==> v10: inputs <==
==> flow/design.v <==
`timescale 1ns / 1ps
module IDP_encoder_42(   
    input wire[29 - 1 : 0] datain,     
    input wire clock,
    output reg[41:0] codeout     
    );
    reg [3:0] code_reg;
    wire [41 - 4 : 0] code_wire;     
    reg [27 - 1 : 0] r_msb;    
    always @(datain) begin       
        if(datain < 102334155) begin   
            code_reg[3:0] = 4'b0000;
            r_msb = datain; 
        end
        else if( (datain >= 102334155) && (datain < 165580141) ) begin
            code_reg[3:0] = 4'b0001;
            r_msb = datain - 63245986; 
        end
        else if( (datain >= 165580141) && (datain < 267914296) ) begin
            code_reg[3:0] = 4'b1000;
            r_msb = datain - 165580141; 
        end
        else if( (datain >= 267914296) && (datain < (165580141 * 2)) ) begin
            code_reg[3:0] = 4'b1001;
            r_msb = datain - 63245986 - 165580141; 
        end
        else if( (datain >= (165580141 * 2)) && (datain < 433494437) ) begin
            code_reg[3:0] = 4'b0011;
            r_msb = datain - 63245986 - 267914296; 
        end
        else if( (datain >= 433494437) && (datain < (267914296 * 2)) ) begin
            code_reg[3:0] = 4'b1100;
            r_msb = datain - 267914296 - 165580141; 
        end
        else if( (datain >= (267914296 * 2)) && (datain < (267914296 * 2 + 63245986)) ) begin
            code_reg[3:0] = 4'b0110;
            r_msb = datain - (267914296 * 2); 
        end
        else if( (datain >= (267914296 * 2 + 63245986)) && (datain < 701408733) ) begin
            code_reg[3:0] = 4'b0111;
            r_msb = datain - (267914296 * 2) - 63245986; 
        end
        else if( (datain >= 701408733) && (datain < (701408733 + 63245986)) ) begin
            code_reg[3:0] = 4'b1110;
            r_msb = datain - (267914296 * 2) - 165580141; 
        end
        else begin
            code_reg[3:0] = 4'b1111;
            r_msb = datain - (267914296 * 2) - 165580141 - 63245986; 
        end
    end
    wire [26 - 1 : 0] r37;
    wire [26 - 1 : 0] r36;
    wire [25 - 1 : 0] r35;
    wire [24 - 1 : 0] r34;
    wire [24 - 1 : 0] r33;
    wire [23 - 1 : 0] r32;
    wire [22 - 1 : 0] r31;
    wire [22 - 1 : 0] r30;
    wire [21 - 1 : 0] r29;
    wire [20 - 1 : 0] r28;
    wire [19 - 1 : 0] r27;
    wire [19 - 1 : 0] r26;
    wire [18 - 1 : 0] r25;
    wire [17 - 1 : 0] r24;
    wire [17 - 1 : 0] r23;
    wire [16 - 1 : 0] r22;
    wire [15 - 1 : 0] r21;
    wire [15 - 1 : 0] r20;
    wire [14 - 1 : 0] r19;
    wire [13 - 1 : 0] r18;
    wire [13 - 1 : 0] r17;
    wire [12 - 1 : 0] r16;
    wire [11 - 1 : 0] r15;
    wire [10 - 1 : 0] r14;
    wire [10 - 1 : 0] r13;
    wire [9 - 1 : 0] r12;
    wire [8 - 1 : 0] r11;
    wire [8 - 1 : 0] r10;
    wire [7 - 1 : 0] r09;
    wire [6 - 1 : 0] r08;
    wire [6 - 1 : 0] r07;
    wire [5 - 1 : 0] r06;
    wire [4 - 1 : 0] r05;
    wire [3 - 1 : 0] r04;
    wire [3 - 1 : 0] r03;
    wire [2 - 1 : 0] r02;
    wire [1 - 1 : 0] r01;
    assign r37 = (code_wire[37] == 0) ? (r_msb) : (r_msb - 39088169);
    assign r36 = (code_wire[36] == 0) ? (r37) : (r37 - 24157817);
    assign r35 = (code_wire[35] == 0) ? (r36) : (r36 - 14930352);
    assign r34 = (code_wire[34] == 0) ? (r35) : (r35 - 9227465);
    assign r33 = (code_wire[33] == 0) ? (r34) : (r34 - 5702887);
    assign r32 = (code_wire[32] == 0) ? (r33) : (r33 - 3524578);
    assign r31 = (code_wire[31] == 0) ? (r32) : (r32 - 2178309);
    assign r30 = (code_wire[30] == 0) ? (r31) : (r31 - 1346269);
    assign r29 = (code_wire[29] == 0) ? (r30) : (r30 - 832040);
    assign r28 = (code_wire[28] == 0) ? (r29) : (r29 - 514229);
    assign r27 = (code_wire[27] == 0) ? (r28) : (r28 - 317811);
    assign r26 = (code_wire[26] == 0) ? (r27) : (r27 - 196418);
    assign r25 = (code_wire[25] == 0) ? (r26) : (r26 - 121393);
    assign r24 = (code_wire[24] == 0) ? (r25) : (r25 - 75025);
    assign r23 = (code_wire[23] == 0) ? (r24) : (r24 - 46368);
    assign r22 = (code_wire[22] == 0) ? (r23) : (r23 - 28657);
    assign r21 = (code_wire[21] == 0) ? (r22) : (r22 - 17711);
    assign r20 = (code_wire[20] == 0) ? (r21) : (r21 - 10946);
    assign r19 = (code_wire[19] == 0) ? (r20) : (r20 - 6765);
    assign r18 = (code_wire[18] == 0) ? (r19) : (r19 - 4181);
    assign r17 = (code_wire[17] == 0) ? (r18) : (r18 - 2584);
    assign r16 = (code_wire[16] == 0) ? (r17) : (r17 - 1597);
    assign r15 = (code_wire[15] == 0) ? (r16) : (r16 - 987);
    assign r14 = (code_wire[14] == 0) ? (r15) : (r15 - 610);
    assign r13 = (code_wire[13] == 0) ? (r14) : (r14 - 377);
    assign r12 = (code_wire[12] == 0) ? (r13) : (r13 - 233);
    assign r11 = (code_wire[11] == 0) ? (r12) : (r12 - 144);
    assign r10 = (code_wire[10] == 0) ? (r11) : (r11 - 89);
    assign r09 = (code_wire[09] == 0) ? (r10) : (r10 - 55);
    assign r08 = (code_wire[08] == 0) ? (r09) : (r09 - 34);
    assign r07 = (code_wire[07] == 0) ? (r08) : (r08 - 21);
    assign r06 = (code_wire[06] == 0) ? (r07) : (r07 - 13);
    assign r05 = (code_wire[05] == 0) ? (r06) : (r06 - 8);
    assign r04 = (code_wire[04] == 0) ? (r05) : (r05 - 5);
    assign r03 = (code_wire[03] == 0) ? (r04) : (r04 - 3);
    assign r02 = (code_wire[02] == 0) ? (r03) : (r03 - 2);
    assign r01 = (code_wire[01] == 0) ? (r02) : (r02 - 1);
    assign code_wire[37] = (r_msb < 39088169) ? (0) : ( (r_msb >= 63245986) ? (1) : (code_reg[0]) );
    assign code_wire[36] = (r37 < 24157817) ? (0) : ( (r37 >= 39088169) ? (1) : (code_wire[37]) );
    assign code_wire[35] = (r36 < 14930352) ? (0) : ( (r36 >= 24157817) ? (1) : (code_wire[36]) );
    assign code_wire[34] = (r35 < 9227465) ? (0) : ( (r35 >= 14930352) ? (1) : (code_wire[35]) );
    assign code_wire[33] = (r34 < 5702887) ? (0) : ( (r34 >= 9227465) ? (1) : (code_wire[34]) );
    assign code_wire[32] = (r33 < 3524578) ? (0) : ( (r33 >= 5702887) ? (1) : (code_wire[33]) );
    assign code_wire[31] = (r32 < 2178309) ? (0) : ( (r32 >= 3524578) ? (1) : (code_wire[32]) );
    assign code_wire[30] = (r31 < 1346269) ? (0) : ( (r31 >= 2178309) ? (1) : (code_wire[31]) );
    assign code_wire[29] = (r30 < 832040) ? (0) : ( (r30 >= 1346269) ? (1) : (code_wire[30]) );
    assign code_wire[28] = (r29 < 514229) ? (0) : ( (r29 >= 832040) ? (1) : (code_wire[29]) );
    assign code_wire[27] = (r28 < 317811) ? (0) : ( (r28 >= 514229) ? (1) : (code_wire[28]) );
    assign code_wire[26] = (r27 < 196418) ? (0) : ( (r27 >= 317811) ? (1) : (code_wire[27]) );
    assign code_wire[25] = (r26 < 121393) ? (0) : ( (r26 >= 196418) ? (1) : (code_wire[26]) );
    assign code_wire[24] = (r25 < 75025) ? (0) : ( (r25 >= 121393) ? (1) : (code_wire[25]) );
    assign code_wire[23] = (r24 < 46368) ? (0) : ( (r24 >= 75025) ? (1) : (code_wire[24]) );
    assign code_wire[22] = (r23 < 28657) ? (0) : ( (r23 >= 46368) ? (1) : (code_wire[23]) );
    assign code_wire[21] = (r22 < 17711) ? (0) : ( (r22 >= 28657) ? (1) : (code_wire[22]) );
    assign code_wire[20] = (r21 < 10946) ? (0) : ( (r21 >= 17711) ? (1) : (code_wire[21]) );
    assign code_wire[19] = (r20 < 6765) ? (0) : ( (r20 >= 10946) ? (1) : (code_wire[20]) );
    assign code_wire[18] = (r19 < 4181) ? (0) : ( (r19 >= 6765) ? (1) : (code_wire[19]) );
    assign code_wire[17] = (r18 < 2584) ? (0) : ( (r18 >= 4181) ? (1) : (code_wire[18]) );
    assign code_wire[16] = (r17 < 1597) ? (0) : ( (r17 >= 2584) ? (1) : (code_wire[17]) );
    assign code_wire[15] = (r16 < 987) ? (0) : ( (r16 >= 1597) ? (1) : (code_wire[16]) );
    assign code_wire[14] = (r15 < 610) ? (0) : ( (r15 >= 987) ? (1) : (code_wire[15]) );
    assign code_wire[13] = (r14 < 377) ? (0) : ( (r14 >= 610) ? (1) : (code_wire[14]) );
    assign code_wire[12] = (r13 < 233) ? (0) : ( (r13 >= 377) ? (1) : (code_wire[13]) );
    assign code_wire[11] = (r12 < 144) ? (0) : ( (r12 >= 233) ? (1) : (code_wire[12]) );
    assign code_wire[10] = (r11 < 89) ? (0) : ( (r11 >= 144) ? (1) : (code_wire[11]) );
    assign code_wire[9] = (r10 < 55) ? (0) : ( (r10 >= 89) ? (1) : (code_wire[10]) );
    assign code_wire[8] = (r09 < 34) ? (0) : ( (r09 >= 55) ? (1) : (code_wire[9]) );
    assign code_wire[7] = (r08 < 21) ? (0) : ( (r08 >= 34) ? (1) : (code_wire[8]) );
    assign code_wire[6] = (r07 < 13) ? (0) : ( (r07 >= 21) ? (1) : (code_wire[7]) );
    assign code_wire[5] = (r06 < 8) ? (0) : ( (r06 >= 13) ? (1) : (code_wire[6]) );
    assign code_wire[4] = (r05 < 5) ? (0) : ( (r05 >= 8) ? (1) : (code_wire[5]) );
    assign code_wire[3] = (r04 < 3) ? (0) : ( (r04 >= 5) ? (1) : (code_wire[4]) );
    assign code_wire[2] = (r03 < 2) ? (0) : ( (r03 >= 3) ? (1) : (code_wire[3]) );
    assign code_wire[1] = (r02 < 1) ? (0) : ( (r02 >= 2) ? (1) : (code_wire[2]) );
    assign code_wire[0] = r01;
    always @(posedge clock) begin
        codeout[41 - 4 : 0] <= code_wire;
        codeout[41 : 41 - 3] <= code_reg;
    end
endmodule
==> flow/run.sh <==
#!/bin/bash
# the make line also repeats each setting of config.mk as NAME=value (left out here)
make -C /OpenROAD-flow-scripts/flow DESIGN_CONFIG=/design/flow/config.mk WORK_HOME=/design/flow/orfs CLKGATE_MAP_FILE= finish
==> flow/config.mk <==
export PLATFORM = sky130hd
export DESIGN_NAME = IDP_encoder_42
export DESIGN_NICKNAME = IDP_encoder_42
export VERILOG_FILES = /design/flow/design.v
export SDC_FILE = /design/flow/constraint.sdc
export NUM_CORES = 4
export LEC_CHECK = 0
export ABC_AREA = 1
export CAP_MARGIN = 10
export CELL_PAD_IN_SITES_GLOBAL_PLACEMENT = 1
export CORE_MARGIN = 2
export CORE_UTILIZATION = 72
export CTS_CLUSTER_DIAMETER = 376
export CTS_CLUSTER_SIZE = 10
export GPL_ROUTABILITY_DRIVEN = 0
export GPL_TIMING_DRIVEN = 1
export MAX_ROUTING_LAYER = met5
export SLEW_MARGIN = 40
export TNS_END_PERCENT = 30
==> flow/constraint.sdc <==
create_clock -name core_clock -period 16.0 [get_ports {clock}]
set_input_delay 3.2000 -clock core_clock [delete_from_list [all_inputs] [get_ports {clock}]]
set_output_delay 3.2000 -clock core_clock [all_outputs]
set_load 0.01 [all_outputs]
==> inputs of v14, as changes to v10 <==
==> flow/config.mk (replaced) <==
export PLATFORM = sky130hd
export DESIGN_NAME = IDP_encoder_42
export DESIGN_NICKNAME = IDP_encoder_42
export VERILOG_FILES = /design/flow/design.v
export SDC_FILE = /design/flow/constraint.sdc
export NUM_CORES = 4
export LEC_CHECK = 0
export CAP_MARGIN = 20
export CORE_MARGIN = 2
export CORE_UTILIZATION = 40
export CTS_CLUSTER_DIAMETER = 60
export CTS_CLUSTER_SIZE = 10
export SLEW_MARGIN = 20
==> flow/constraint.sdc (replaced) <==
create_clock -name core_clock -period 70.0 [get_ports {clock}]
set_input_delay 14.0000 -clock core_clock [delete_from_list [all_inputs] [get_ports {clock}]]
set_output_delay 14.0000 -clock core_clock [all_outputs]
set_load 0.01 [all_outputs]
==> inputs of v9, as changes to v10 <==
==> flow/config.mk (replaced) <==
export PLATFORM = sky130hd
export DESIGN_NAME = IDP_encoder_42
export DESIGN_NICKNAME = IDP_encoder_42
export VERILOG_FILES = /design/flow/design.v
export SDC_FILE = /design/flow/constraint.sdc
export NUM_CORES = 4
export LEC_CHECK = 0
export ABC_AREA = 1
export CAP_MARGIN = 20
export CORE_MARGIN = 2
export CORE_UTILIZATION = 72
export CTS_CLUSTER_DIAMETER = 389
export CTS_CLUSTER_SIZE = 100
export SLEW_MARGIN = 20
export TNS_END_PERCENT = 10
==> flow/constraint.sdc (replaced) <==
create_clock -name core_clock -period 40.3 [get_ports {clock}]
set_input_delay 8.0600 -clock core_clock [delete_from_list [all_inputs] [get_ports {clock}]]
set_output_delay 8.0600 -clock core_clock [all_outputs]
set_load 0.01 [all_outputs]
==> inputs of v17, as changes to v10 <==
==> flow/config.mk (replaced) <==
export PLATFORM = sky130hd
export DESIGN_NAME = IDP_encoder_42
export DESIGN_NICKNAME = IDP_encoder_42
export VERILOG_FILES = /design/flow/design.v
export SDC_FILE = /design/flow/constraint.sdc
export NUM_CORES = 4
export LEC_CHECK = 0
export CAP_MARGIN = 30
export CELL_PAD_IN_SITES_GLOBAL_PLACEMENT = 2
export CORE_MARGIN = 2
export CORE_UTILIZATION = 40
export CTS_CLUSTER_DIAMETER = 180
export CTS_CLUSTER_SIZE = 16
export GPL_ROUTABILITY_DRIVEN = 0
export HOLD_SLACK_MARGIN = 0.11
export MAX_ROUTING_LAYER = met5
export SLEW_MARGIN = 20
export TNS_END_PERCENT = 35
==> flow/constraint.sdc (replaced) <==
create_clock -name core_clock -period 53.9 [get_ports {clock}]
set_input_delay 10.7800 -clock core_clock [delete_from_list [all_inputs] [get_ports {clock}]]
set_output_delay 10.7800 -clock core_clock [all_outputs]
set_load 0.01 [all_outputs]
==> results <==
v14 went through all stages and came out clean. v10 stopped in global placement without I/O (3_1_place_gp_skip_io). v9 aborted during detailed placement (3_5_place_dp), error DPL-0038. v17 produced a layout that fails on negative setup slack.
In v17 the via count is higher than in v14, by 17%.
In v14 the non-clock buffer count is lower than in v17, by 2449.
Against v17, the critical path depth of v14 is lower by 5.
